<file path="flow/run.sh">
#!/bin/bash
# the make line also repeats each setting of config.mk as NAME=value (left out here)
make -C /OpenROAD-flow-scripts/flow DESIGN_CONFIG=/design/flow/config.mk WORK_HOME=/design/flow/orfs CLKGATE_MAP_FILE= finish
</file>
<file path="flow/config.mk">
export PLATFORM = sky130hd
export DESIGN_NAME = as2650
export DESIGN_NICKNAME = as2650
export VERILOG_FILES = /design/flow/design.v
export SDC_FILE = /design/flow/constraint.sdc
export NUM_CORES = 4
export LEC_CHECK = 0
export ABC_AREA = 0
export CAP_MARGIN = 20
export CELL_PAD_IN_SITES_GLOBAL_PLACEMENT = 3
export CORE_MARGIN = 2
export CORE_UTILIZATION = 64
export CTS_CLUSTER_SIZE = 27
export GPL_TIMING_DRIVEN = 1
export MAX_ROUTING_LAYER = met4
export PLACE_DENSITY_LB_ADDON = 0.02
export SETUP_SLACK_MARGIN = -0.04
export SLEW_MARGIN = 25
export TNS_END_PERCENT = 95
</file>
<file path="flow/constraint.sdc">
create_clock -name core_clock -period 16.0 [get_ports {clk}]
set_input_delay 3.2000 -clock core_clock [delete_from_list [all_inputs] [get_ports {clk}]]
set_output_delay 3.2000 -clock core_clock [all_outputs]
set_load 0.01 [all_outputs]
</file>
<file path="flow/design.v">
`default_nettype none
module as2650(
	input clk,
	input rst,
	input [7:0] bus_in,
	output [7:0] bus_out,
	output le_lo,
	output le_hi,
	output OEb,
	output WEb,
	output bus_dir,
	output IOC,
	output IOD,
	input [6:0] irqs,
	output flag,
	input sense,
	output reg [7:0] ext_io_addr,
	output reg io_bus_cyc,
	output reg io_bus_we,
	output reg [7:0] io_bus_out,
	input [7:0] io_bus_in,
	output [7:0] debug_psl,
	output [7:0] debug_psu,
	output [32:0] la_data_out,
	input wb_hidden_rom_enable,
	output reg cpu_hidden_rom_enable,
	output WE_ram
);
reg trap;
reg [7:0] irqs_latch;
wire [2:0] irq_num = irqs_latch[7] ? 3'h7 : (irqs_latch[6] ? 3'h6 : (irqs_latch[5] ? 3'h5 : (irqs_latch[4] ? 3'h4 : (irqs_latch[3] ? 3'h3 : (irqs_latch[2] ? 3'h2 : (irqs_latch[1] ? 3'h1 : 3'h0))))));
reg [7:0] regs [7:0];
reg [7:0] psu;
assign debug_psu = psu;
assign flag = psu[6];
reg [7:0] psl;
assign debug_psl = psl;
reg [15:0] stack [15:0];
wire [15:0] TOS = stack[psu[3:0] - 1];
reg [12:0] PC;
reg [2:0] page_reg; 
reg [11:0] ivectors_base;
reg [15:0] last_addr;
reg [3:0] cycle;
reg [7:0] insin;
reg [15:0] instruction_args_latch;
reg extend;
reg [1:0] warmup;
reg halted;
wire reset = rst || warmup;
reg indirect_cyc;
reg [1:0] indexed_cyc;
reg [15:0] indirect_target;
reg relative_cyc;
wire [7:0] instruction = cycle == FETCH ? bus_in : insin;
localparam FETCH = 0;
localparam PARAM1 = 1;
localparam PARAM2 = 2;
localparam DATA1 = 3;
localparam IO1 = 4;
localparam IO2 = 5;
localparam INVALID = 6;
localparam HALT = 7;
localparam EXT_IO1 = 8;
localparam EXT_IO2 = 9;
localparam EXT_IO3 = 10;
localparam EXT_IO4 = 11;
localparam INTERRUPT_ACTION1 = 12;
wire [7:0] reg_plus_1 = instr_reg_v + 1;
wire [7:0] reg_minus_1 = instr_reg_v - 1;
wire [1:0] index_control = extend ? 2'b11 : indexed_cyc;
wire [7:0] index = instr_reg_v;
wire is_data_fetch_cycle = relative_cyc || indirect_cyc || cycle == DATA1 || is_interrupt_cycle;
wire is_interrupt_cycle = cycle == INTERRUPT_ACTION1;
wire is_instr_fetch_cycle = (cycle == FETCH || cycle == PARAM1 || cycle == PARAM2) && !is_data_fetch_cycle;
wire le_lo_act = (is_instr_fetch_cycle || is_data_fetch_cycle) && (requested_addr[7:0] != last_addr[7:0] && requested_addr[15:8] == last_addr[15:8]) && !IO_cyc;
assign le_lo = le_lo_act && !reset;
wire le_hi_act = (is_instr_fetch_cycle || is_data_fetch_cycle) && (requested_addr[15:8] != last_addr[15:8]) && !IO_cyc;
assign le_hi = le_hi_act && !reset;
wire [15:0] requested_addr = (cycle == DATA1
								? (indirect_cyc || extend ? instruction_args_latch : {page_reg, instruction_args_latch[12:0]})
								: (is_instr_fetch_cycle ? {page_reg, PC} : (indirect_cyc || relative_cyc ? indirect_target : 0))
									+ (!is_instr_fetch_cycle && cycle == PARAM2 ? 1 : 0))
								+ (indexed_data1 ? index : 0);
wire write_cyc = cycle == DATA1 && is_store || (cycle == PARAM1 && relative_cyc && is_store);
assign OEb = !(((is_instr_fetch_cycle || is_data_fetch_cycle) && last_addr == requested_addr) || (IO_cyc && is_IO_READ)) || reset || write_cyc;
assign WE_ram = write_cyc && !reset && (last_addr == requested_addr);
assign WEb = !(write_cyc || (is_IO_WRITE && cycle == IO1)) || reset || (last_addr != requested_addr && !IO_cyc);
assign bus_out = is_IO_WRITE && IO_cyc ? instr_reg_v : (le_lo_act ? requested_addr[7:0] : (le_hi_act ? requested_addr[15:8] : alu_instr_reg));
assign bus_dir = !(!WEb || le_lo_act || le_hi_act || (is_IO_WRITE && IO_cyc)) || reset;
wire IO_cyc = cycle == IO1 || cycle == IO2;
assign IOC = IO_cyc && !insin[6];
assign IOD = IO_cyc && insin[6];
wire is_RETURN = (instruction[7:2] == 6'b000101 || instruction[7:2] == 6'b001101) && !extend;
wire is_DAR = instruction[7:2] == 6'b100101 && !extend;
wire is_CLR = instruction[7:2] == 6'h31 && !extend;
wire is_EXT = instruction == 8'hB7 && !extend;
wire is_HALT = instruction == 8'h40 && !extend;
wire is_NOP = instruction == 8'hC0 && !extend;
wire is_XCHG = instruction == 8'h91 && !extend;
wire is_MUL = instruction == 8'h90 && !extend;
wire is_ZBR = (instruction == 8'h9B || instruction == 8'hBB) && !extend;
wire is_BXA = (instruction == 8'h9F || instruction == 8'hBF) && !extend;
wire is_LPS = instruction[7:1] == 7'h49 && !extend;
wire is_SPS = instruction[7:1] == 7'h09 && !extend;
wire is_BRANCH = instruction[4:3] == 2'b11;
wire needs_param = (instruction[3:2] == 2'b01 || instruction[3:2] == 2'b10) && !is_RETURN && !is_DAR && !is_CLR && !is_EXT && !extend;
wire needs_2_param = instruction[3:2] == 2'b11 || (extend && instruction[3:2] == 2'b10);
wire is_indexed = ((instruction[3:2] == 2'b11 && instruction_args_latch[14:13] != 2'b00) && !is_BRANCH && !indirect_cyc && !extend) || (extend && (instruction[7:2] == 6'h03 || instruction[7:2] == 6'h33));
wire is_indirect_pre = (instruction[3:2] == 2'b10 || instruction[3:2] == 2'b11) && !indirect_cyc && !extend;
wire is_indirect_p1 = bus_in[7] && is_indirect_pre;
wire is_indirect_p2 = instruction_args_latch[15] && is_indirect_pre;
wire is_store = (instruction[7:4] == 4'hC && !is_NOP && !extend) || (instruction[7:3] == 5'h19 && extend);
wire is_COM = instruction[7:4] == 4'hE && !extend;
wire is_ALU_op = !instruction[4] && !is_store && !is_HALT && !is_COM && (!extend || instruction[3] == 1);
wire is_immediate = instruction[3:2] == 2'b01;
wire is_zero_reg = instruction[3:2] == 2'b00;
wire is_add_sub = instruction[7:5] == 3'h4 || instruction[7:5] == 3'h5;
wire is_relative = instruction[3:2] == 2'b10;
wire is_PUSH = instruction == 8'h10 && !extend;
wire is_POP = instruction == 8'h11 && !extend;
wire is_TPS = instruction[7:1] == 7'h5A && !extend;
wire is_CPS = instruction[7:1] == 7'h3A && !extend;
wire is_PPS = instruction[7:1] == 7'h3B && !extend;
wire is_RRR = instruction[7:2] == 6'h14 && !extend;
wire is_RRL = instruction[7:2] == 6'h34 && !extend;
wire is_TMI = instruction[7:2] == 6'h3D && !extend;
wire is_IO_READ = (instruction[7:2] == 6'h0C || instruction[7:2] == 6'h1C) && !extend;
wire is_IO_WRITE = (instruction[7:2] == 6'h2C || instruction[7:2] == 6'h3C) && !extend;
wire is_CPL = instruction[7:2] == 6'h38 && extend;
wire is_PSHS = instruction == 8'h10 && extend;
wire is_POPS = instruction == 8'h11 && extend;
wire is_SVB = instruction == 8'h12 && extend;
wire is_CHRP = instruction == 8'h13 && extend;
wire is_EXT_IO = (instruction[7:2] == 6'h15 || instruction[7:2] == 6'h35) && !extend;
wire is_TRAP = instruction == 8'h90 && extend;
wire is_CLRT = instruction == 8'h91 && extend;
wire is_LIR = instruction == 8'h92 && extend;
wire is_SIR = instruction == 8'h93 && extend;
wire [2:0] instr_reg_a = {psl[4], instruction[1:0]};
wire [7:0] instr_reg_v = regs[instr_reg_a];
wire [12:0] relative_eff_address_pre = PC + 1 + {bus_in[6], bus_in[6], bus_in[6], bus_in[6], bus_in[6], bus_in[6], bus_in[6:0]};
wire [15:0] relative_eff_address = {page_reg, relative_eff_address_pre};
wire is_CC_BRANCH = instruction[7:4] == 4'h1 || instruction[7:4] == 4'h3 || instruction[7:4] == 4'h9 || instruction[7:4] == 4'hB;
wire is_REG_BRANCH = !is_CC_BRANCH;
wire is_BRANCH_SUB = instruction[7:4] != 4'hF && instruction[5:4] == 2'b11;
wire [7:0] branch_compare_reg = instruction[7:4] == 4'hD ? reg_plus_1 : (instruction[7:4] == 4'hF ? reg_minus_1 : instr_reg_v);
wire should_branch = (is_CC_BRANCH && instruction[7] && psl[7:6] != instruction[1:0]) || (is_CC_BRANCH && !instruction[7] && instruction[1:0] == 2'b11) || (is_CC_BRANCH && !instruction[7] && psl[7:6] == instruction[1:0] || (is_REG_BRANCH && branch_compare_reg != 8'h00)) || is_ZBR || is_BXA;
wire [15:0] zbr_target = {(bus_in[6] ? 10'b0000000111 : 10'h000), bus_in[5:0]};
wire [2:0] r0_a = {psl[4], 2'b00};
wire [2:0] r1_a = {psl[4], 2'b01};
wire [2:0] r2_a = {psl[4], 2'b10};
wire [2:0] r3_a = {psl[4], 2'b11};
assign la_data_out = {halted, regs[r3_a], regs[r2_a], regs[r1_a], regs[r0_a]};
wire [15:0] mul_res = regs[r0_a] * regs[r1_a];
wire [7:0] rrr = psl[3] ? {psl[0], instr_reg_v[7:1]} : {instr_reg_v[0], instr_reg_v[7:1]};
wire [7:0] rrl = psl[3] ? {instr_reg_v[6:0], psl[0]} : {instr_reg_v[6:0], instr_reg_v[7]};
wire indexed_data1 = indexed_cyc && cycle == DATA1;
wire [7:0] alu_instr_reg = indexed_data1 ? regs[r0_a] : instr_reg_v;
wire [7:0] alu_input1 = is_zero_reg ? regs[r0_a] : alu_instr_reg;
wire [7:0] alu_input2 = is_zero_reg ? instr_reg_v : bus_in;
wire [2:0] alu_op = instruction[7:5];
reg [8:0] alu_next;
always @(*) begin
	case(alu_op)
		1: alu_next = {psl[0], alu_input1 ^ alu_input2};
		2: alu_next = {psl[0], alu_input1 & alu_input2};
		3: alu_next = {psl[0], alu_input1 | alu_input2};
		4: alu_next = {1'b0, alu_input1} + {1'b0, alu_input2} + {8'h00, (psl[3] && psl[0])};
		5: alu_next = {1'b0, alu_input1} + {1'b0, ~alu_input2} + {8'h00, (!psl[3] || psl[0])};
		default: alu_next = {psl[0], alu_input2};
	endcase
end
wire next_idc = alu_next[4] != alu_input1[4] ^ (instruction[7:5] == 5 ? ~alu_input2[4] : alu_input2[4]);
wire next_ovf = alu_input1[7] == alu_input2[7] && alu_next[7] != alu_input1[7];
always @(posedge clk) begin
	if(rst || (warmup != 0)) begin
		psl <= 8'h00;
		psu <= 8'h20;  
		cycle <= 4'h0;
		last_addr <= 16'hAAAA;
		insin <= 8'h00;
		instruction_args_latch <= 16'h0000;
		PC <= 13'h0000;
		extend <= 1'b0;
		warmup <= rst ? 2'b11 : warmup - 1;
		halted <= 1'b0;
		indirect_cyc <= 1'b0;
		indirect_target <= 16'h0000;
		relative_cyc <= 1'b0;
		regs[0] <= 8'h00;
		regs[1] <= 8'h00;
		regs[2] <= 8'h00;
		regs[3] <= 8'h00;
		regs[4] <= 8'h00;
		regs[5] <= 8'h00;
		regs[6] <= 8'h00;
		regs[7] <= 8'h00;
		indexed_cyc <= 2'b00;
		page_reg <= 3'b000;
		ivectors_base <= 12'h000;
		chirp_ptr <= 3'b000;
		ext_io_addr <= 8'h00;
		io_bus_cyc <= 1'b0;
		io_bus_we <= 1'b0;
		io_bus_out <= 8'h00;
		trap <= 1'b0;
		cpu_hidden_rom_enable <= wb_hidden_rom_enable;
	end else begin
		psu[7] <= sense;
		if(psl[4]) regs[3'b000] <= regs[3'b100];
		else regs[3'b100] <= regs[3'b000];
		if(le_lo_act) last_addr[7:0] <= requested_addr[7:0];
		if(le_hi_act) last_addr[15:8] <= requested_addr[15:8];
		if(cycle == FETCH) begin
			indirect_cyc <= 1'b0;
			relative_cyc <= 1'b0;
			indexed_cyc <= 2'b00;
			instruction_args_latch <= 16'h0000;
			if(last_addr == requested_addr) begin
				PC <= PC + 1;
				insin <= bus_in;
				if(is_LIR) begin
					instruction_args_latch <= {regs[r3_a], regs[r2_a]};
					cycle <= DATA1;
					extend <= 1'b0;
					insin <= 8'h0C;
				end else if(is_SIR) begin
					instruction_args_latch <= {regs[r3_a], regs[r2_a]};
					cycle <= DATA1;
					extend <= 1'b0;
					insin <= 8'hCC;
				end else if(needs_param || needs_2_param) begin
					if(is_BRANCH && !should_branch) begin
						PC <= PC + (needs_2_param ? 3 : 2);
						cycle <= FETCH;
						if(is_REG_BRANCH) regs[instr_reg_a] <= branch_compare_reg;
					end else cycle <= PARAM1;
				end else begin
					if(is_HALT) halted <= 1'b1;
					extend <= is_EXT;
					if(is_CPL) begin
						regs[instr_reg_a] <= ~instr_reg_v;
					end
					if(is_TRAP) begin
						trap <= 1'b1;
					end
					if(is_CLRT) begin
						trap <= 1'b0;
					end
					if(is_XCHG) begin
						regs[r0_a] <= regs[r1_a];
						regs[r1_a] <= regs[r0_a];
					end
					if(is_PUSH) begin
						stack[psu[3:0]] <= {regs[r1_a], regs[r0_a]};
						psu[3:0] <= psu[3:0] + 1;
					end
					if(is_POP) begin
						regs[r0_a] <= TOS[7:0];
						regs[r1_a] <= TOS[15:8];
						psu[3:0] <= psu[3:0] - 1;
					end
					if(is_PSHS) begin
						stack[psu[3:0]] <= {psu, psl};
						psu[3:0] <= psu[3:0] + 1;
					end
					if(is_POPS) begin
						psl <= TOS[7:0];
						psu <= {TOS[15:12], psu[3:0] - 4'b0001};
					end
					if(is_SVB) begin
						ivectors_base <= {regs[r1_a], regs[r0_a][7:4]};
					end
					if(is_CHRP) begin
						regs[r0_a] <= {1'b0, chirpchar};
						chirp_ptr <= chirp_ptr + 1;
						psl[7:6] <= 2'b01;
					end
					if(is_CLR) begin
						regs[instr_reg_a] <= 8'h00;
					end
					if(is_RETURN) begin
						if(instruction[1:0] == 2'b11 || instruction[1:0] == psl[7:6]) begin
							PC <= TOS[12:0];
							page_reg <= TOS[15:13];
							psu[3:0] <= psu[3:0] - 1;
							if(instruction[5]) psu[5] <= 1'b0;
						end
					end
					if(is_MUL) begin
						regs[r0_a] <= mul_res[7:0];
						regs[r1_a] <= mul_res[15:8];
						psl[7:6] <= mul_res > 32767 ? 'b10 : (mul_res != 0 ? 'b01 : 'b00);
					end
					if(is_COM && is_zero_reg) begin
						perform_compare(regs[r0_a], regs[instr_reg_a]);
					end else if(is_ALU_op && is_zero_reg) begin
						perform_alu_op(r0_a);
					end else if(is_store && !is_NOP && is_zero_reg) begin
						regs[instr_reg_a] <= regs[r0_a];
						set_cc_for(regs[r0_a]);
					end 
					if(is_DAR) begin
						regs[instr_reg_a] <= {regs[instr_reg_a][7:4] + (psl[0] ? 4'h0 : 4'hA), regs[instr_reg_a][3:0] + (psl[5] ? 4'h0 : 4'hA)};
					end 
					if(is_RRR) begin
						if(psl[3]) begin
							psl[0] <= instr_reg_v[0];
							psl[5] <= instr_reg_v[6];
						end
						set_cc_for(rrr);
						regs[instr_reg_a] <= rrr;
					end 
					if(is_RRL) begin
						if(psl[3]) begin
							psl[0] <= instr_reg_v[7];
							psl[5] <= instr_reg_v[4];
						end
						set_cc_for(rrl);
						regs[instr_reg_a] <= rrl;
					end
					if(is_LPS) begin
						if(instruction[0]) psl <= regs[r0_a];
						else psu <= regs[r0_a];
					end
					if(is_SPS) begin
						if(instruction[0]) begin
							regs[r0_a] <= psl;
							set_cc_for(psl);
						end else begin
							regs[r0_a] <= psu;
							set_cc_for(psu);
						end
					end
					cycle <= is_HALT ? HALT : (is_IO_READ || is_IO_WRITE ? IO1 : FETCH);
				end
			end
		end
		if(cycle == PARAM1) begin
			if(last_addr == requested_addr) begin
				if(is_instr_fetch_cycle) PC <= PC + 1;
				if(is_immediate || relative_cyc) begin
					if(is_store) begin
					end else if(is_ALU_op) begin
						perform_alu_op(instr_reg_a);
					end else begin
						if(is_TPS) begin
							if(((instruction[0] ? psl : psu) & bus_in) == bus_in) psl[7:6] <= 2'b00;
							else psl[7:6] <= 2'b01;
						end
						if(is_CPS) begin
							if(instruction[0]) psl <= psl & ~bus_in;
							else psu <= psu & ~bus_in;
						end
						if(is_PPS) begin
							if(instruction[0]) psl <= psl | bus_in;
							else psu <= psu | bus_in;
						end
						if(is_EXT_IO) begin
							ext_io_addr <= bus_in;
						end
						if(is_COM) begin
							perform_compare(alu_instr_reg, bus_in);
						end
						if(is_TMI) begin
							if((instr_reg_v & bus_in) == instr_reg_v) psl[7:6] <= 2'b00;
							else psl[7:6] <= 2'b01;
						end
					end
					cycle <= is_EXT_IO ? EXT_IO1 : FETCH;
					extend <= 1'b0;
					relative_cyc <= 1'b0;
				end else if(needs_2_param || indirect_cyc) begin
					cycle <= PARAM2;
				end else if(is_relative && is_indirect_p1) begin
					indirect_target <= is_ZBR ? zbr_target : relative_eff_address;
					indirect_cyc <= 1'b1;
				end else if(is_relative && !is_indirect_p1) begin
					if(is_BRANCH) begin
						if(is_ZBR) perform_branch(zbr_target);
						else perform_branch(relative_eff_address);
						extend <= 1'b0;
						cycle <= FETCH;
					end else begin
						relative_cyc <= 1'b1;
						indirect_target <= relative_eff_address;
					end
				end
				instruction_args_latch[15:8] <= bus_in;
			end
		end
		if(cycle == PARAM2) begin
			if(last_addr == requested_addr) begin
				if(is_instr_fetch_cycle) PC <= PC + 1;
				if(!indirect_cyc && instruction_args_latch[14:13] != 2'b00 && !is_BRANCH) begin
					indexed_cyc <= is_indexed ? instruction_args_latch[14:13] : 2'b00;
					regs[instr_reg_a] <= !is_indexed || instruction_args_latch[14:13] == 2'b11 || extend ? regs[instr_reg_a] : (instruction_args_latch[14:13] == 2'b01 ? reg_plus_1 : reg_minus_1);
				end
				if(is_indirect_p2 && !indirect_cyc) begin
					indirect_cyc <= 1'b1;
					indirect_target <= is_BRANCH ? {page_reg[2], instruction_args_latch[14:8], bus_in} : {page_reg, instruction_args_latch[12:8], bus_in};
					cycle <= PARAM1;
				end else if(is_BRANCH) begin
					if(instruction == 8'h1F) begin
						cpu_hidden_rom_enable <= 1'b0;
					end
					perform_branch((indirect_cyc || extend ? {instruction_args_latch[15:8], bus_in} : {page_reg[2], instruction_args_latch[14:8], bus_in}) + (is_BXA ? {8'h00, regs[r3_a]} : 16'h0000));
					cycle <= FETCH;
					extend <= 1'b0;
				end else cycle <= DATA1;
				instruction_args_latch[7:0] <= bus_in;
			end
		end
		if(cycle == DATA1) begin
			if(last_addr == requested_addr) begin
				indirect_cyc <= 1'b0;
				indexed_cyc <= 2'b00;
				instruction_args_latch <= 16'h0000;
				if(is_store) begin
				end else if(is_COM) begin
					perform_compare(alu_instr_reg, bus_in);
				end else if(is_ALU_op) begin
					perform_alu_op(indexed_data1 ? r0_a : instr_reg_a);
				end
				cycle <= FETCH;
				extend <= 1'b0;
			end
		end
		if(cycle == IO1) begin
			cycle <= IO2;
		end
		if(cycle == IO2) begin
			if(is_IO_READ) begin
				regs[instr_reg_a] <= bus_in;
				psl[7:6] <= bus_in > 127 ? 2'b10 : (bus_in == 0 ? 2'b00 : 2'b01);
			end
			cycle <= FETCH;
		end
		if(cycle == EXT_IO1) begin
			io_bus_cyc <= 1'b0;
			io_bus_out <= instr_reg_v;
			io_bus_we <= instruction[7];
			cycle <= EXT_IO2;
		end
		if(cycle == EXT_IO2) begin
			io_bus_cyc <= 1'b1;
			cycle <= EXT_IO3;
		end
		if(cycle == EXT_IO3) begin
			cycle <= EXT_IO4;
		end
		if(cycle == EXT_IO4) begin
			io_bus_cyc <= 1'b0;
			if(!instruction[7]) begin
				regs[instr_reg_a] <= io_bus_in;
				set_cc_for(io_bus_in);
			end
			io_bus_we <= 1'b0;
			cycle <= FETCH;
		end
		if(cycle == INTERRUPT_ACTION1) begin
			insin <= 8'h3F;
			indirect_cyc <= 1'b1;
			indirect_target <= {ivectors_base, irq_num, 1'b0};
			psu[5] <= 1'b1;
			cycle <= PARAM1;
		end
		if(cycle == HALT || (cycle == FETCH && last_addr != requested_addr)) begin
			if(irqs != 0 && !psu[5]) begin
				irqs_latch <= {irqs[6], irqs[5], irqs[4], trap, irqs[3], irqs[2], irqs[1], irqs[0]};
				cycle <= INTERRUPT_ACTION1;
			end
		end
	end
end
task set_cc_for(input [7:0] val);
	begin
		psl[7:6] <= val > 127 ? 'b10 : (val != 0 ? 'b01 : 'b00);
	end
endtask
task perform_alu_op(input [2:0] targ_reg);
	begin
		regs[targ_reg] <= alu_next[7:0];
		psl[0] <= alu_next[8];
		set_cc_for(alu_next[7:0]);
		if(is_add_sub) begin
			psl[5] <= next_idc;
			psl[2] <= next_ovf;
		end
	end
endtask
task perform_compare(input [7:0] in1, input [7:0] in2);
	begin
		if(in1 == in2) psl[7:6] <= 2'b00;
		else if(psl[1] || in1[7] == in2[7]) begin
			if(in1 > in2) psl[7:6] <= 2'b01;
			else if(in1 < in2) psl[7:6] <= 2'b10;
		end else psl[7:6] <= in1[7] ? 2'b10 : 2'b01;
	end
endtask
task perform_branch(input [15:0] target);
	begin
			if(is_BRANCH_SUB) begin
				stack[psu[3:0]] <= {page_reg, indirect_cyc || is_interrupt_cycle ? PC : PC + 13'h0001};
				psu[3:0] <= psu[3:0] + 1;
			end
			PC <= target[12:0];
			page_reg <= target[15:13];
			if(is_REG_BRANCH) regs[instr_reg_a] <= branch_compare_reg;
	end
endtask
reg [2:0] chirp_ptr;
reg [6:0] chirpchar;
always @(*) begin
	case(chirp_ptr)
		0: chirpchar = 7'h43;
		1: chirpchar = 7'h68;
		2: chirpchar = 7'h69;
		3: chirpchar = 7'h72;
		4: chirpchar = 7'h70;
		5: chirpchar = 7'h21;
		6: chirpchar = 13;
		7: chirpchar = 10;
	endcase
end
endmodule
</file>
==> COMMIT_EDITMSG, run 1 <==
Refresh implementation metrics

- Per the synthesis report, the adder-cell share of the synthesized area is 0.0721.
- The area fraction of the largest cell type after synthesis is 0.290.
* Chip Area, Yosys: 34100 sq um
- After synthesis, the netlist uses 92 different library cells.
* Horizontal extent of the die: 235 microns
* Synthesis-stage register bit count: 477
- In this run, the synthesized area fraction spent on xor and xnor cells is recorded as 0.0356.
* Halt Stage: global placement without I/O (3_1_place_gp_skip_io)
* Mean post-synth cell area: 9.04 sq um
* Most area-consuming cells after synthesis: edfxtp_1 29%, dfxtp_1 8.6%, ha_1 4.7%, nor2_1 4.6%, mux4_2 4.6%
- Yosys warning tally: 1
* Portion of netlist area occupied by mux cells: 0.0943
- Top flip-flop cell by instance count after synthesis: edfxtp_1
- The initialized floorplan defines 84 standard-cell rows.
- Log Error: [ERROR FLW-0024] Place density exceeds 1.0 (current PLACE_DENSITY_LB_ADDON =  0.02). Please check if the value of  PLACE_DENSITY_LB_ADDON is between 0 and 0.99.
- Post-synthesis simple-gate area fraction: 0.172
- The cell-mix breakdown from Yosys lists the compound-gate area share as 0.202.
- Cell count in the Yosys report: 3778
- Post-Syn Area: 34100 sq um
* FP Core Util: 0.648
* Run status: aborted with a tool error
* Floorplan net count: 3976
- Sequential-to-total area share from yosys stat: 0.376
- Cells after synthesis: 3778
- In the synthesized netlist, the cells that appear most often are 421 x nor2_1, 360 x nand2_1, 330 x edfxtp_1.
* Synth async-reset ratio: 0
- Vertical extent of the die: 235 microns
* Core Footprint: 52700 sq um
- Among the non-sequential cells, AND-OR/OR-AND gates take the most area.
- Biggest area consumer among synthesized cells: edfxtp_1
- Most used standard cell by instance count after synthesis: nor2_1
- Die Area: 55200 sq um
- Yosys mapped a number of flops with a built-in enable equal to 330.
==> run 2: changes to the inputs <==
- ABC_AREA: 0 -> unset
- CELL_PAD_IN_SITES_GLOBAL_PLACEMENT: 3 -> unset
- CORE_UTILIZATION: 64 -> 56
- CTS_CLUSTER_SIZE: 27 -> unset
- GPL_TIMING_DRIVEN: 1 -> unset
- MAX_ROUTING_LAYER: met4 -> unset
- PLACE_DENSITY_LB_ADDON: 0.02 -> unset
- SETUP_SLACK_MARGIN: -0.04 -> 2.66
- SLEW_MARGIN: 25 -> 20
- TNS_END_PERCENT: 95 -> unset
- clock period: 16.0 -> 9.34 ns (I/O delays scaled with it)
==> run 2 against run 1 <==
  * The flow stops in global routing (5_1_grt)
  * Die size is 14% higher
  * Synthesized cell count did not move
  * Area after synthesis stayed put
==> COMMIT_EDITMSG, run 2 <==
Refresh implementation metrics

- Horizontal extent of the die: 251 microns (was 235 microns)
- FP Core Util: 0.566 (was 0.648)
* Floorplan net count: 3976 (unchanged)
- Portion of netlist area occupied by mux cells: 0.0943 (unchanged)
* Synthesized-area fraction occupied by ao, oa, aoi and oai cells: 0.202 (unchanged)
- Log Error: [ERROR DRT-9419] Inst _4008_ not found in insts_set_ (was [ERROR FLW-0024] Place density exceeds 1.0 (current PLACE_DENSITY_LB_ADDON =  0.02). Please check if the value of  PLACE_DENSITY_LB_ADDON is between 0 and 0.99.)
- The area of the core region is 60400 sq um (was 52700 sq um).
* Chip Area, Yosys: 34100 sq um (unchanged)
* Biggest area consumer among synthesized cells: edfxtp_1 (unchanged)
* Cells after synthesis: 3778 (unchanged)
- Most frequent cells after synthesis: 421 x nor2_1, 360 x nand2_1, 330 x edfxtp_1 (unchanged)
- According to the CTS report, the clock sink count is 477.
* Fraction of the mapped netlist area in adder cells: 0.0721 (unchanged)
* Port buffer count: 111
- Vertical extent of the die: 251 microns (was 235 microns)
* Number of buffers created by CTS: 51
- Most used standard cell by instance count after synthesis: nor2_1 (unchanged)
- Mean post-synth cell area: 9.04 sq um (unchanged)
- Sequential-to-total area share from yosys stat: 0.376 (unchanged)
* Synth async-reset ratio: 0 (unchanged)
- Yosys top cell area share: 0.290 (unchanged)
- Run status: aborted with a tool error (unchanged)
- Number of ports placed on the die boundary: 112
- The count of yosys warnings during synthesis came to 1 (unchanged).
- Yosys xor share: 0.0356 (unchanged)
- Deepest level of the CTS H-tree: 2
* Clk Tree Root Cell: clkbuf_16
* Placed wire-length estimate: 128000 microns
- The last stage reached is global routing (5_1_grt) (was global placement without I/O (3_1_place_gp_skip_io)).
* Total number of placement rows: 90 (was 84)
- The commonest register cell after synthesis was edfxtp_1 (unchanged).
- Most area-consuming cells after synthesis: edfxtp_1 29%, dfxtp_1 8.6%, ha_1 4.7%, nor2_1 4.6%, mux4_2 4.6% (unchanged).
- Post-Syn Area: 34100 sq um (unchanged)
* Number of placed instances, taps included: 4628
* Buffer depth of the longest clock path: 3
- The area of the die is 63000 sq um (was 55200 sq um).
- The final weighted congestion recorded by global placement is 1.16.
- Synthesis-stage register bit count: 477 (unchanged)
* Top logic family: AND-OR/OR-AND gates (unchanged)
- Post-synth EDFFs: 330 (unchanged)
- The number of hold buffers added after CTS was 0.
- The count of cell types in the netlist was 92 (unchanged).
* Post-synthesis simple-gate area fraction: 0.172 (unchanged)
- Cell count in the Yosys report: 3778 (unchanged)
[run 2: stage by stage]
| step | setup WS [ps] | area [sq um] |
|---|---|---|
| 2_1_floorplan | 1510 | 34700 |
| 4_1_cts | 1220 | 40400 |
| 3_5_place_dp | -72.9 | 37300 |
| 3_3_place_gp | -59.4 | 37300 |
[run 2: repair_timing]
item | 4_1_cts
buffers inserted | 85
pin swaps | 58
endpoints found under the setup margin | 781
endpoints found under the hold margin | 0
resized | 246
gates cloned | 2
==> run 3: changes to the inputs <==
- CORE_UTILIZATION: 56 -> 47
- SETUP_SLACK_MARGIN: 2.66 -> unset
- TNS_END_PERCENT: unset -> 5
- clock period: 9.34 -> 8.11 ns (I/O delays scaled with it)
==> run 3 against run 2 <==
  * Now fails the layout checks on negative setup slack
  * Die size is 19% higher
  * Synthesized cell count stayed put
  * Area after synthesis unchanged
==> COMMIT_EDITMSG, run 3 <==
Store results of the implementation flow

- Run status: complete, but fails checks (was aborted with a tool error)
- Layout check faults: negative setup slack
* Deepest level of the CTS H-tree: 2 (unchanged)
- Core Footprint: 71700 sq um (was 60400 sq um)
- The chip width was 274 microns (was 251 microns).
* Origin of the critical flop-to-flop path: psl[4]
- Hold Worst Slack: 445 ps
- The fraction of post-synthesis cell area in the top cell type by area is 0.290 (unchanged).
- Setup repair after global routing could not meet its margin everywhere.
* Total number of placement rows: 98 (was 90)
* Max-Slew Margin vs Limit: 0.168
- Top flip-flop cell by instance count after synthesis: edfxtp_1 (unchanged)
- Flip-flop and latch power: 0.00260 W
* Placed wire-length estimate: 125000 microns (was 128000 microns)
- Switching power share of the total: 0.268
- Worst-case reg-to-reg path depth: 23
* Buffers & Inverters on Critical Path: 9
- The tally of buffers added on design ports is 111 (unchanged).
* Total of endpoints with negative setup slack in the final report: 1
- Group drawing the most power: registers
- The largest area contributor in the netlist was edfxtp_1 (unchanged).
- Per the GRT congestion report, total overflow comes to 0.
* Tool warnings: 52
- Of the available clock period, the critical path in the final layout requires 1.00.
- Post-synthesis simple-gate area fraction: 0.172 (unchanged)
- Critical Path Start: bus_in[0]
- Post-DR wirelength/cell: 32.1 microns
- Post-Syn Area: 34100 sq um (unchanged)
- The total placed cells including tap cells is 5066 (was 4628).
- First-pass GRT wire length: 235000 microns
- FP Core Util: 0.476 (was 0.566)
* Worst-path fanout max: 6
- The count of instantiated cells in the yosys netlist came to 3778 (unchanged).
* Unique masters post-synth: 92 (unchanged)
* Worst Path Arrival: 6530 ps
* Number of ports placed on the die boundary: 112 (unchanged)
- Register-to-register path setup slack: 470 ps
- Hold-fix buffer count after cts: 0 (unchanged)
- Capturing element type of the critical path: primary output
- Final worst clock skew: 38.1 ps
- Clock group total power: 0.00251 W
- Post-layout nets: 4378
* Crit path top cell by count: buf_4
- Seq pwr share: 0.452
- FMAX: 123 MHz
- Gpl congestion: 1.07 (was 1.16)
- Largest stage delay, worst path: 460 ps
* Power of the combinational group: 0.000646 W
- Startpoint-to-endpoint class of the critical path: input pin to primary output
- Pwr per Cell Area: 139 nW/um^2
- The part of the Yosys area used for sequential elements is 0.376 (unchanged).
- Most used standard cell by instance count after synthesis: nor2_1 (unchanged)
- Depth of the worst hold-timing path: 1
- The vertical die size is 274 microns (was 251 microns).
- Int Pwr: 0.00422 W
- Minimum setup slack after placement: -1030 ps (was -72.9 ps)
- Critical path endpoint: WEb
- Note that the worst hold path type here is register to register.
- TritonCTS clock tree: yes
- The dominant kind of combinational cell was AND-OR/OR-AND gates (unchanged).
- Number of global-route vias before repair: 32576
* Slowest cell on the critical path: clkdlybuf4s50_1
- The initial antenna violation count is 9.
* Worst min-delay path endpoint: cycle[10]
- Mean post-synth cell area: 9.04 sq um (unchanged)
* Iteration-0 DRC count of the detailed router: 5371
- The yosys stat chip area was 34100 sq um (unchanged).
* Buffer depth of the longest clock path: 3 (unchanged)
* Die Area: 74800 sq um (was 63000 sq um)
- Yosys warning tally: 1 (unchanged)
- Listed in order, past its start point the critical path passes buf_4 > mux2_4 > buf_4 > mux4_2 > mux2i_2 > buf_4 > nor2_1 > ha_1 > o21ai_1 > o21a_1 > o31ai_2 > buf_4 > a311oi_2 > o31ai_1 > buf_4 > xor2_2 > o211a_1 > buf_4 > and4_4 > buf_4 > nand2_1 > a211o_1 > buf_4 > clkdlybuf4s50_1.
- Layout overhead on the synthesized area: 21.5%
- The clock sink count is 477 (unchanged).
- Final instance count without filler cells: 5170
* Min-Delay Startpoint: cycle[5]
- Logic cell area: 20000 sq um
* Clock-pin slew of the registers on the worst-case setup and hold paths: 60 ps
* Cells after synthesis: 3778 (unchanged)
- In this run the number of cells on the critical path is 24.
- Yosys xor share: 0.0356 (unchanged)
- Floorplan net count: 3976 (unchanged)
* Fraction of power consumed by the clock network: 0.436
* Total wire length: 166000 microns
- Clk Tree Root Cell: clkbuf_16 (unchanged)
- In the final layout, the fill cell count is 6607.
* Synthesis-stage register bit count: 477 (unchanged)
- The mux share of post-synthesis cell area is 0.0943 (unchanged).
* Data required time at the worst endpoint: 6490 ps
- Clock latency on the worst-skew pair, taken at its later pin, is 670 ps.
- Nets still carrying antenna violations after routing amount to 0.
- Entering global routing, the biggest net connects 49 pins.
- The placed instance area is 39500 sq um (was 37300 sq um).
- Peak supply drop: 0.000190 V
- Per the layout area report, the register area comes to 12900 sq um.
- Number of buffers created by CTS: 55 (was 51)
- Per the detail_route report, the via count comes to 34887.
* Count of unresolved DRC violations after routing: 0
- Count of TritonRoute iterations in the first routing pass: 6
* Launching element type of the critical path: input pin
- Synthesized-area fraction occupied by ao, oa, aoi and oai cells: 0.202 (unchanged)
* Synth async-reset ratio: 0 (unchanged)
* Final setup margin: -39.8 ps
- Leak pwr: 15.4 nW
- Final hold violations: 0
- Combinational power share: 0.112
* P_sw: 0.00155 W
- Most frequent cells after synthesis: 421 x nor2_1, 360 x nand2_1, 330 x edfxtp_1 (unchanged).
- Post-synth EDFFs: 330 (unchanged)
* Worst-margin pin slew: 1210 ps
- For the finished layout, the period the worst path requires is 8150 ps.
* Final Max Tran Viols: 0
* Fraction of the mapped netlist area in adder cells: 0.0721 (unchanged)
* Aggregate global-route resource usage: 0.436
- Number of vias per cell after detailed routing: 6.75
- Maximum Capacitance Violations: 0
- With fillers left out, the area of the finished cells amounts to 41500 sq um.
- Most area-consuming cells after synthesis: edfxtp_1 29%, dfxtp_1 8.6%, ha_1 4.7%, nor2_1 4.6%, mux4_2 4.6% (unchanged).
* Cell family contributing the most delay on the critical path: buffers and inverters
- End of the worst register-to-register path: psl[6]
## run 3: area by class of cell
| type | instances | area share |
|---|---|---|
| antenna | 1 | 0.0000603 |
| multi-input combinational | 2878 | 0.483 |
| sequential | 477 | 0.310 |
| inverter | 182 | 0.0165 |
| clock buffer | 76 | 0.0368 |
| timing repair buffer | 586 | 0.120 |
| clock inverter | 20 | 0.00606 |
| tap | 950 | 0.0286 |
## run 3: per-layer routing
metal | global-route usage | up-vias | part of all wire
li1 | - | 14911 | -
met1 | 0.575 | 16825 | 0.38
met2 | 0.644 | 2529 | 0.42
met3 | 0.113 | 610 | 0.12
met4 | 0.258 | 12 | 0.072
met5 | 0 | - | 0.00055
## run 3: stage by stage
stage	utilization	setup TNS [ps]	power, W
after floorplan	-	0	0.00295
after global placement	0.551	-129380	0.00326
after detailed placement	0.551	-121540	0.00326
after CTS	0.578	0	0.00573
after global routing	0.579	-828	0.00587
final	0.579	-39.8	0.00577
## run 3: timing repair
action,CTS,global route
gates cloned,1,0
pin swaps,16,5
setup endpoints to repair,14,14
gates resized,45,39
buffers inserted,6,0
==> run 4: changes to the inputs <==
- CAP_MARGIN: 20 -> 30
- CELL_PAD_IN_SITES_DETAIL_PLACEMENT: unset -> 0
- CORE_ASPECT_RATIO: unset -> 1.12
- CORE_MARGIN: 2 -> 5
- CORE_UTILIZATION: 47 -> 61
- GPL_TIMING_DRIVEN: unset -> 1
- MAX_ROUTING_LAYER: unset -> met4
- MIN_ROUTING_LAYER: unset -> met1
- SETUP_SLACK_MARGIN: unset -> 0.98
- SLEW_MARGIN: 20 -> 15
- TNS_END_PERCENT: 5 -> unset
==> run 4 against run 3 <==
  * Die size fell by 19%
  * Synthesized cell count stayed put
  * Area after synthesis unchanged
  * The flow now stops in global routing (5_1_grt)
==> COMMIT_EDITMSG, run 4 <==
Refresh implementation metrics

- Hold-fix buffer count after cts: 0 (unchanged)
- The number of nets produced by synthesis came to 3976 (unchanged).
- The tally of buffers added on design ports came to 111 (unchanged).
* Die Area: 60800 sq um (was 74800 sq um)
* Synthesized-area fraction occupied by ao, oa, aoi and oai cells: 0.202 (unchanged)
- Most frequent cells after synthesis: 421 x nor2_1, 360 x nand2_1, 330 x edfxtp_1 (unchanged).
* Mean post-synth cell area: 9.04 sq um (unchanged)
- The share of flip-flops with an asynchronous set or reset was 0 (unchanged).
* Placed wire-length estimate: 124000 microns (was 125000 microns)
- Vertical extent of the die: 260 microns (was 274 microns)
- Halt Stage: global routing (5_1_grt)
- Total number of placement rows: 91 (was 98)
- The flip-flop and latch count after synthesis came to 477 (unchanged).
- Yosys top cell area share: 0.290 (unchanged)
- Portion of netlist area occupied by mux cells: 0.0943 (unchanged)
- The part of the Yosys area used for sequential elements was 0.376 (unchanged).
- Top logic family: AND-OR/OR-AND gates (unchanged)
- The area of the core region came to 55200 sq um (was 71700 sq um).
- Fraction of the mapped netlist area in adder cells: 0.0721 (unchanged)
- Post-synth EDFFs: 330 (unchanged)
- Post-synthesis simple-gate area fraction: 0.172 (unchanged)
- Log Error: [ERROR GRT-0232] Routing congestion too high. Check the congestion heatmap in the GUI.
- The chip width came to 234 microns (was 274 microns).
* Deepest level of the CTS H-tree: 2 (unchanged)
- Top flip-flop cell by instance count after synthesis: edfxtp_1 (unchanged)
- Unique masters post-synth: 92 (unchanged)
- Cell count in the Yosys report: 3778 (unchanged)
- Clock Sink Count: 477 (unchanged)
* Post-Syn Area: 34100 sq um (unchanged)
- Most area-consuming cells after synthesis: edfxtp_1 29%, dfxtp_1 8.6%, ha_1 4.7%, nor2_1 4.6%, mux4_2 4.6% (unchanged)
* FP Core Util: 0.618 (was 0.476)
* Number of buffers created by CTS: 50 (was 55)
* Run status: aborted with a tool error (was complete, but fails checks)
* Most used standard cell by instance count after synthesis: nor2_1 (unchanged)
- The largest buffer count on any clock path came to 3 (unchanged).
- The global routing report lists combined usage of all routing layers as 0.696.
- The count of yosys warnings during synthesis came to 1 (unchanged).
- The area share of xor/xnor cells in the synthesized design is 0.0356 (unchanged).
- Biggest area consumer among synthesized cells: edfxtp_1 (unchanged)
- Gpl congestion: 1.18 (was 1.07)
- Number of ports placed on the die boundary: 112 (unchanged)
- Congestion Overflow GR: 6
* Cells after synthesis: 3778 (unchanged)
- The clock tree root buffer cell was clkbuf_16 (unchanged).
- The yosys stat chip area is 34100 sq um (unchanged).
- The total placed cells including tap cells is 4765 (was 5066).
==> run 4: timing repair <==
action | CTS
gates cloned | 2
resized | 124
pin swaps | 26
setup buffers | 27
setup endpoints to repair | 373
==> run 4: layer usage <==
metal,overflow,global-route usage
met5,-,-
met4,4,0.626
met3,0,0.530
met2,2,0.841
met1,0,0.707
==> run 4: per-stage QoR <==
step,util,worst slack [ps],area [sq um]
4_1_cts,0.738,384,40800
3_3_place_gp,0.698,-418,38600
3_5_place_dp,0.699,-542,38600
2_1_floorplan,-,771,34500
==> run 5: changes to the inputs <==
- CAP_MARGIN: 30 -> 0
- CORE_MARGIN: 5 -> 2
- CORE_UTILIZATION: 61 -> 65
- CTS_CLUSTER_DIAMETER: unset -> 360
- PLACE_DENSITY: unset -> 0.66
==> run 5 against run 4 <==
  * The run again fails in global routing (5_1_grt)
  * Synthesized cell count did not move
  * Area after synthesis unchanged
  * Die size down 11%
==> COMMIT_EDITMSG, run 5 <==
Refresh implementation metrics

- Run status: aborted with a tool error (unchanged)
- The last stage reached is global routing (5_1_grt) (unchanged).
- Log Error: [ERROR GRT-0116] Global routing finished with congestion. Check the congestion regions in the DRC Viewer. (was [ERROR GRT-0232] Routing congestion too high. Check the congestion heatmap in the GUI.)
- Yosys xor share: 0.0356 (unchanged)
- The number of rows created at floorplan is 88 (was 91).
* Clk Tree Root Cell: clkbuf_16 (unchanged)
* Number of buffers created by CTS: 49 (was 50)
- The commonest register cell after synthesis is edfxtp_1 (unchanged).
* Number of placed instances, taps included: 4644 (was 4765)
- Die Area: 54400 sq um (was 60800 sq um)
- The vertical die size came to 247 microns (was 260 microns).
- The share of flip-flops with an asynchronous set or reset came to 0 (unchanged).
- Most frequent cells after synthesis: 421 x nor2_1, 360 x nand2_1, 330 x edfxtp_1 (unchanged)
- The I/O pin total was 112 (unchanged).
- The clock sink count is 477 (unchanged).
* Floorplan net count: 3976 (unchanged)
- Most area-consuming cells after synthesis: edfxtp_1 29%, dfxtp_1 8.6%, ha_1 4.7%, nor2_1 4.6%, mux4_2 4.6% (unchanged).
- The mux share of post-synthesis cell area came to 0.0943 (unchanged).
- The flip-flop and latch count after synthesis was 477 (unchanged).
- The most frequent cell after synthesis is nor2_1 (unchanged).
* Aggregate global-route resource usage: 0.793
- Port buffer count: 111 (unchanged)
* Placed wire-length estimate: 122000 microns (was 124000 microns)
* Yosys top cell area share: 0.290 (unchanged)
* Chip Area, Yosys: 34100 sq um (unchanged)
- Congestion Overflow GR: 258
- Hold-fix buffer count after cts: 0 (unchanged)
* Minimum setup slack after placement: -687 ps (was -542 ps)
- The dominant kind of combinational cell is AND-OR/OR-AND gates (unchanged).
- Sequential-to-total area share from yosys stat: 0.376 (unchanged)
- The count of instantiated cells in the yosys netlist is 3778 (unchanged).
- Yosys warning tally: 1 (unchanged)
- The global placer's final weighted congestion came to 1.20 (was 1.18).
- The number of H-tree branching levels came to 2 (unchanged).
- The area fraction in full adders, half adders and majority gates was 0.0721 (unchanged).
- Post-synthesis simple-gate area fraction: 0.172 (unchanged)
- The count of cell types in the netlist is 92 (unchanged).
- The synthesized area per cell came to 9.04 sq um (unchanged).
* Post-Syn Area: 34100 sq um (unchanged)
- The largest buffer count on any clock path is 3 (unchanged).
* Core Footprint: 51700 sq um (was 55200 sq um)
- Horizontal extent of the die: 221 microns (was 234 microns)
* Post-synth EDFFs: 330 (unchanged)
* Cells after synthesis: 3778 (unchanged)
- FP Core Util: 0.660 (was 0.618)
- The largest area contributor in the netlist is edfxtp_1 (unchanged).
* Synthesized-area fraction occupied by ao, oa, aoi and oai cells: 0.202 (unchanged)
## run 5: repair_timing
item / CTS
endpoints found under the setup margin: 633
pin swaps: 34
setup buffers: 43
resized: 147
gates cloned: 1
## run 5: metal layers
metal / overflow / global-route usage
met5: - / -
met4: 99 / 0.728
met3: 21 / 0.644
met2: 118 / 0.913
met1: 20 / 0.811
## run 5: through the flow
step	hold WS, ps	cell area (sq um)
3_5_place_dp	444	37900
3_3_place_gp	440	37900
2_1_floorplan	409	34500
4_1_cts	469	40400
==> run 6: changes to the inputs <==
- CAP_MARGIN: 0 -> 30
- CORE_MARGIN: 2 -> 5
- CORE_UTILIZATION: 65 -> 55
- CTS_CLUSTER_DIAMETER: 360 -> unset
- PLACE_DENSITY: 0.66 -> unset
- PLACE_DENSITY_LB_ADDON: unset -> 0.27
- clock period: 8.11 -> 9.56 ns (I/O delays scaled with it)
==> run 6 against run 5 <==
  * Synthesized cell count is the same
  * The run now finishes clean
  * Die size grew 24%
  * Area after synthesis is the same
==> COMMIT_EDITMSG, run 6 <==
Store results of the implementation flow

* Worst hold path type: register to register
- Across the run, the number of max-cap violations was 0.
* P_sw: 0.00132 W
- In the log, the iteration count for the first detailed-route pass is 9.
* Biggest area consumer among synthesized cells: edfxtp_1 (unchanged)
- The count of cell types in the netlist came to 92 (unchanged).
- Worst-case reg-to-reg path depth: 24
* Count of unresolved DRC violations after routing: 0
* Data required time at the worst endpoint: 7650 ps
- Post-synthesis simple-gate area fraction: 0.172 (unchanged)
* Portion of netlist area occupied by mux cells: 0.0943 (unchanged)
- Critical Path Start: psl[4]
- The number of rows created at floorplan is 96 (was 88).
- Total wire length: 168000 microns
- The flip-flop and latch count after synthesis is 477 (unchanged).
- The setup check on the worst reg-to-reg path leaves a slack of 1050 ps.
- Vertical extent of the die: 274 microns (was 247 microns)
- Cell depth of the worst setup path: 23
* Total of fill cells in the finished design: 4898
- The share of total power dissipated in combinational logic is 0.111.
- Run status: no timing/DRC/antenna violations (was aborted with a tool error)
- The starting density of the core is 0.556 (was 0.660).
- DRT antenna net count: 0
- STA puts the critical path data arrival time at 6630 ps.
- Hold-check failures listed in the final report amount to 0.
- After layout, the worst setup slack is 1010 ps.
- The startpoint identified for the worst hold timing path is cycle[5].
- The share of flip-flops with an asynchronous set or reset was 0 (unchanged).
* Layout overhead on the synthesized area: 16.0%
- The critical path ends at bus_out[7].
* Cycle use final: 0.894
* Seq pwr share: 0.460
* Post-layout nets: 4178
- Clk ins delay skew pair: 650 ps
* Hold-fix buffer count after cts: 0 (unchanged)
- Measured against its own limit, the worst slew margin works out to 0.234.
- Launching element type of the critical path: register
- Counting pins that exceed their max-slew limit in the final report gives 0.
* Via Count: 35496
- In the hold timing report, the worst path depth is 1.
* Chip Area, Yosys: 34100 sq um (unchanged)
- The via count of the first global-routing pass came to 33132.
- Horizontal extent of the die: 245 microns (was 221 microns)
* Aggregate global-route resource usage: 0.496
* Post-Syn Area: 34100 sq um (unchanged)
- The number of H-tree branching levels is 2 (unchanged).
* Placed wire-length estimate: 123000 microns (was 122000 microns)
- Setup repair after global routing could not meet its margin everywhere.
- Congestion Overflow GR: 0
* Gpl congestion: 1.12 (was 1.20)
- Final min period: 8550 ps
* Number of buffers created by CTS: 51 (was 49)
- Tool warnings: 54
- Most frequent cells after synthesis: 421 x nor2_1, 360 x nand2_1, 330 x edfxtp_1 (unchanged)
- Yosys xor share: 0.0356 (unchanged)
- Post-DR wirelength/cell: 34.4 microns
* Group drawing the most power: registers
- The worst VDD IR drop from the latest analysis is 0.000242 V.
- The synthesized-area fraction occupied by ao, oa, aoi and oai cells came to 0.202 (unchanged).
- Cell internal power was estimated by the tool at 0.00348 W.
- Ordered list of cells on the worst path: buf_4 > mux2i_1 > mux2_2 > mux2i_2 > clkinv_1 > nor2_1 > ha_1 > o21ai_0 > o21a_1 > o31ai_4 > buf_6 > a311oi_1 > o31ai_2 > xor2_1 > o211a_1 > nand4_1 > or3_4 > buf_12 > buf_8 > o211ai_1 > o211ai_1 > o21ai_1 > buf_2
- The fraction of post-synthesis cell area in the top cell type by area came to 0.290 (unchanged).
- Leak pwr: 14.4 nW
- The count of yosys warnings during synthesis is 1 (unchanged).
- Top logic family: AND-OR/OR-AND gates (unchanged)
- Most used standard cell by instance count after synthesis: nor2_1 (unchanged)
* First-pass GRT wire length: 236000 microns
* Largest stage delay, worst path: 830 ps
- In the hold report, the worst path ends at cycle[10].
* Number of vias per cell after detailed routing: 7.29
- Capturing element type of the critical path: primary output
- Cell family contributing the most delay on the critical path: AND-OR/OR-AND gates
* Buffer depth of the longest clock path: 3 (unchanged)
- Port buffer count: 111 (unchanged)
- Most area-consuming cells after synthesis: edfxtp_1 29%, dfxtp_1 8.6%, ha_1 4.7%, nor2_1 4.6%, mux4_2 4.6% (unchanged).
* Post-synth EDFFs: 330 (unchanged)
- Startpoint-to-endpoint class of the critical path: register to primary output
* Final worst clock skew: 44.2 ps
- Of all nets on the critical path, the largest fanout is 23.
* Worst-margin pin slew: 1140 ps
- The area of the die is 67200 sq um (was 54400 sq um).
- Crit path top cell by count: o211ai_1
- Origin of the critical flop-to-flop path: psl[4]
- Pwr per Cell Area: 121 nW/um^2
* Cell count in the Yosys report: 3778 (unchanged)
- Number of placed instances, taps included: 4732 (was 4644)
* Fraction of power consumed by the clock network: 0.429
- The clock sink count is 477 (unchanged).
- The initial antenna violation count is 13.
- Core Footprint: 61400 sq um (was 51700 sq um)
- Final instance count without filler cells: 4871
- The commonest register cell after synthesis was edfxtp_1 (unchanged).
- Cells after synthesis: 3778 (unchanged)
* Clk Tree Root Cell: clkbuf_16 (unchanged)
- The flow reports power dissipated in sequential cells as 0.00221 W.
* Buffers & Inverters on Critical Path: 6
- Slowest cell on the critical path: mux2i_1
- End of the worst register-to-register path: psl[6]
- Based on the critical path, the design can be clocked at up to 117 MHz.
- The worst slack at placement was -187 ps (was -687 ps).
- Power of the combinational group: 0.000532 W
- Of the total power, the share spent switching nets is 0.276.
- Sequential-to-total area share from yosys stat: 0.376 (unchanged)
- The area fraction in full adders, half adders and majority gates was 0.0721 (unchanged).
- Mean post-synth cell area: 9.04 sq um (unchanged)
- The number of nets produced by synthesis was 3976 (unchanged).
* TritonCTS clock tree: yes
- Detailed-route iteration 0 reported a violation count of 5900.
- From the final report, the count of setup violators was given as 0.
- Entering global routing, the biggest net connects 55 pins.
- Clock group total power: 0.00206 W
* Clock-pin slew of the registers on the worst-case setup and hold paths: 70 ps
- Number of ports placed on the die boundary: 112 (unchanged)
[run 6: metrics by stage]
stage	power, W	setup TNS [ps]	instance area [sq um]	util	hold WS, ps
final	0.00480	0	39600	0.645	458
after global routing	0.00488	0	39600	0.645	483
after CTS	0.00475	0	39300	0.640	459
after detailed placement	0.00274	-1110	37400	0.610	446
after global placement	0.00274	-312	37400	0.609	439
after floorplan	0.00250	0	34200	-	409
[run 6: timing repair]
item | CTS | global route
endpoints found under the setup margin | 14 | 14
pin swaps | 8 | 18
gates cloned | 0 | 1
gates resized | 65 | 56
setup buffers | 7 | 11
[run 6: layer usage]
layer  wire (microns)  track usage  vias to the layer above
met5                0            -                        -
met4            17300        0.371                        0
met3            24000        0.166                      995
met2            68900        0.695                     3236
met1            57500        0.592                    16738
li1                 -            -                    14527
[run 6: layout make-up]
type	instances	area, sq um	share of cell area
multi-input cells	2877	20000	0.505
diodes	17	42.5	0.00107
clock inverters	34	368	0.00929
flip-flops and latches	477	12900	0.325
inverters	182	684	0.0173
well taps	833	1040	0.0263
repair buffers	391	3270	0.0825
clock buffers	60	1330	0.0336
==> run 7: changes to the inputs <==
- CORE_UTILIZATION: 55 -> 31
- GPL_ROUTABILITY_DRIVEN: unset -> 0
- GPL_TIMING_DRIVEN: 1 -> 0
- SETUP_SLACK_MARGIN: 0.98 -> 1.66
- clock period: 9.56 -> 14.3 ns (I/O delays scaled with it)
==> run 7 against run 6 <==
  * Largest cell class unchanged
  * Still clean on timing, DRC and antenna
  * Area after synthesis unchanged
  * Worst hold slack improved by 5.6 ps
  * Sequential power decreased by 33%
==> COMMIT_EDITMSG, run 7 <==
Store results of the implementation flow

- Worst hold path type: register to register (unchanged)
* Vertical extent of the die: 361 microns (was 274 microns)
- The worst hold path cell count was 1 (unchanged).
- Worst-path fanout max: 10 (was 23)
- The sum of routed wire length over all layers was 165000 microns (was 168000 microns).
- The most frequent cell after synthesis is nor2_1 (unchanged).
* Worst-case reg-to-reg path depth: 26 (was 24)
- Post-synthesis simple-gate area fraction: 0.172 (unchanged)
- The total number of cells along the worst setup path came to 23 (unchanged).
- Number of global-route vias before repair: 32520 (was 33132)
* Count of unresolved DRC violations after routing: 0 (unchanged)
- The clock sink count is 477 (unchanged).
- Peak supply drop: 0.0000996 V (was 0.000242 V)
* Top flip-flop cell by instance count after synthesis: edfxtp_1 (unchanged)
* Ordered list of cells on the worst path: clkbuf_4 > mux2_4 > clkbuf_2 > mux2i_1 > mux2i_4 > clkinv_2 > clkbuf_4 > nor2_1 > ha_1 > o21ai_0 > o21a_1 > o31ai_4 > o31ai_1 > nor3_2 > xnor3_1 > and3b_1 > and4_1 > clkbuf_4 > nand2_1 > buf_2 > a211o_1 > a21boi_1 > clkdlybuf4s50_1 (was buf_4 > mux2i_1 > mux2_2 > mux2i_2 > clkinv_1 > nor2_1 > ha_1 > o21ai_0 > o21a_1 > o31ai_4 > buf_6 > a311oi_1 > o31ai_2 > xor2_1 > o211a_1 > nand4_1 > or3_4 > buf_12 > buf_8 > o211ai_1 > o211ai_1 > o21ai_1 > buf_2)
- Most frequent cells after synthesis: 421 x nor2_1, 360 x nand2_1, 330 x edfxtp_1 (unchanged)
- The share of flip-flops with an asynchronous set or reset was 0 (unchanged).
- Post-layout nets: 4235 (was 4178)
- Congestion Overflow GR: 0 (unchanged)
* Synthesized-area fraction occupied by ao, oa, aoi and oai cells: 0.202 (unchanged)
- The first-pass iteration count of the detailed router is 22 (was 9).
* Launching element type of the critical path: input pin (was register)
* Cell count in the Yosys report: 3778 (unchanged)
- Core Footprint: 109000 sq um (was 61400 sq um)
- Mean post-synth cell area: 9.04 sq um (unchanged)
- Yosys top cell area share: 0.290 (unchanged)
- The post-synthesis instance area came to 34100 sq um (unchanged).
* Group drawing the most power: registers (unchanged)
- Synthesis-stage register bit count: 477 (unchanged)
- Static timing analysis puts the maximum clock frequency at 80.1 MHz.
- Portion of netlist area occupied by mux cells: 0.0943 (unchanged)
- The most used cell along the critical path is clkbuf_4 (was o211ai_1).
- The endpoint with the worst hold slack is cycle[10] (unchanged).
- Final hold violations: 0 (unchanged)
- Clock-pin slew of the registers on the worst-case setup and hold paths: 60 ps (was 70 ps)
- The register-to-register path setup slack came to 4250 ps (was 1050 ps).
* Startpoint-to-endpoint class of the critical path: input pin to primary output (was register to primary output)
- Slowest cell on the critical path: clkdlybuf4s50_1 (was mux2i_1)
- Port buffer count: 111 (unchanged)
* TritonCTS clock tree: yes (unchanged)
- Setup repair after global routing missed its margin: false (was true).
* Capturing element type of the critical path: primary output (unchanged)
- The leakage component of the power was 13.8 nW (was 14.4 nW).
- The worst path in the final design needs a cycle of 12480 ps, including I/O delays and setup.
- The sequential logic power came to 0.00148 W (was 0.00221 W).
* Biggest area consumer among synthesized cells: edfxtp_1 (unchanged)
* Post-DR wirelength/cell: 30.0 microns (was 34.4 microns)
* Hold Worst Slack: 463 ps (was 458 ps)
- Cells after synthesis: 3778 (unchanged)
- The initial antenna violation count came to 9 (was 13).
- Worst-margin pin slew: 1240 ps (was 1140 ps)
* Switching power share of the total: 0.281 (was 0.276)
- The max-capacitance violation count came to 0 (unchanged).
- Number of vias per cell after detailed routing: 6.30 (was 7.29)
- The layout-stage area growth over the synthesis result was 17.1% (was 16.0%).
* Critical path endpoint: bus_dir (was bus_out[7])
* Final cell utilization of the core: 0.367 (was 0.645)
* Final worst clock skew: 71.4 ps (was 44.2 ps)
* Number of buffers created by CTS: 56 (was 51)
- The estimated wirelength of the detail-placed design was 126000 microns (was 123000 microns).
- The largest buffer count on any clock path is 3 (unchanged).
- The wire length of the first global-routing pass came to 233000 microns (was 236000 microns).
- The count of warning messages emitted by the tools was 51 (was 54).
- Minimum setup slack after placement: -1140 ps (was -187 ps)
- Fraction of the mapped netlist area in adder cells: 0.0721 (unchanged)
- Power of the combinational group: 0.000350 W (was 0.000532 W)
- Most area-consuming cells after synthesis: edfxtp_1 29%, dfxtp_1 8.6%, ha_1 4.7%, nor2_1 4.6%, mux4_2 4.6% (unchanged).
- Worst Path Arrival: 9620 ps (was 6630 ps)
- The I/O pin total is 112 (unchanged).
* Post-synth EDFFs: 330 (unchanged)
- Combinational power share: 0.109 (was 0.111)
- The part of the Yosys area used for sequential elements is 0.376 (unchanged).
* Int Pwr: 0.00232 W (was 0.00348 W)
* Horizontal extent of the die: 324 microns (was 245 microns)
- FP Core Util: 0.313 (was 0.556)
- The final-report setup violation count is 0 (unchanged).
- Clk ins delay skew pair: 710 ps (was 650 ps)
- The number of nets produced by synthesis came to 3976 (unchanged).
- The reported clock group power came to 0.00140 W (was 0.00206 W).
* Data required time at the worst endpoint: 11440 ps (was 7650 ps)
* Deepest level of the CTS H-tree: 2 (unchanged)
* Yosys xor share: 0.0356 (unchanged)
* Min-Delay Startpoint: cycle[5] (unchanged)
- Buffers & Inverters on Critical Path: 7 (was 6)
- The global-route usage over all layers was 0.279 (was 0.496).
* Pin count of the biggest net entering global routing: 20 (was 55)
- Critical Path Start: bus_in[1] (was psl[4])
- The sequential share of power came to 0.458 (was 0.460).
* Origin of the critical flop-to-flop path: psl[4] (unchanged)
- Pwr per Cell Area: 80.6 nW/um^2 (was 121 nW/um^2)
* Yosys warning tally: 1 (unchanged)
- End of the worst register-to-register path: stack[5][0] (was psl[6])
* Run status: no timing/DRC/antenna violations (unchanged)
- Cycle use final: 0.873 (was 0.894)
- The dominant kind of combinational cell is AND-OR/OR-AND gates (unchanged).
- The count of cell types in the netlist came to 92 (unchanged).
- The family with the most delay on the worst path is buffers and inverters (was AND-OR/OR-AND gates).
* P_sw: 0.000905 W (was 0.00132 W)
- The final worst slack is 1820 ps (was 1010 ps).
* Fraction of power consumed by the clock network: 0.433 (was 0.429)
- The remaining antenna violation count is 0 (unchanged).
- The clock tree root buffer cell is clkbuf_16 (unchanged).
* Chip Area, Yosys: 34100 sq um (unchanged)
- The area of the die came to 117000 sq um (was 67200 sq um).
* Via Count: 34774 (was 35496)
- Iteration-0 DRC count of the detailed router: 5698 (was 5900)
- The number of slew-limit violations in the final report was 0 (unchanged).
- The number of rows created at floorplan is 128 (was 96).
- Max-Slew Margin vs Limit: 0.153 (was 0.234)
- The biggest cell delay along the critical path is 580 ps (was 830 ps).
run 7: metrics by stage:
step | power (W) | setup TNS, ps | cells | area, sq um
final | 0.00322 | 0 | 5521 | 40000
after global routing | 0.00330 | 0 | 5518 | 40000
after CTS | 0.00320 | 0 | 5487 | 39700
after detailed placement | 0.00182 | -11050 | 5385 | 37800
after global placement | 0.00181 | -11390 | 5319 | 37000
after floorplan | 0.00167 | 0 | 3778 | 34100
run 7: layer usage:
layer  track usage  share of wire  routed length (microns)  up-vias
li1              -              -                        -    14624
met1         0.338           0.37                    61600    16542
met2         0.391           0.40                    66900     2719
met3        0.0945           0.13                    21100      889
met4         0.191          0.095                    15800        0
met5             -              0                        0        -
run 7: what timing repair did:
action,4_1_cts,5_1_grt
hold buffers,0,0
pin swaps,0,2
endpoints found under the setup margin,14,13
resized,48,22
buffers inserted,0,4
cloned,0,0
run 7: layout make-up:
class / instances / area (sq um)
diodes: 10 / 25.0
plain buffers: 242 / 990
clock buffers: 73 / 1470
clock inverters: 29 / 264
fillers: 11132 / 69100
inverters: 182 / 686
multi-input cells: 2877 / 20000
flip-flops and latches: 477 / 12900
well taps: 1430 / 1790
repair buffers: 201 / 1950
Power and IR drop assume default switching activity.
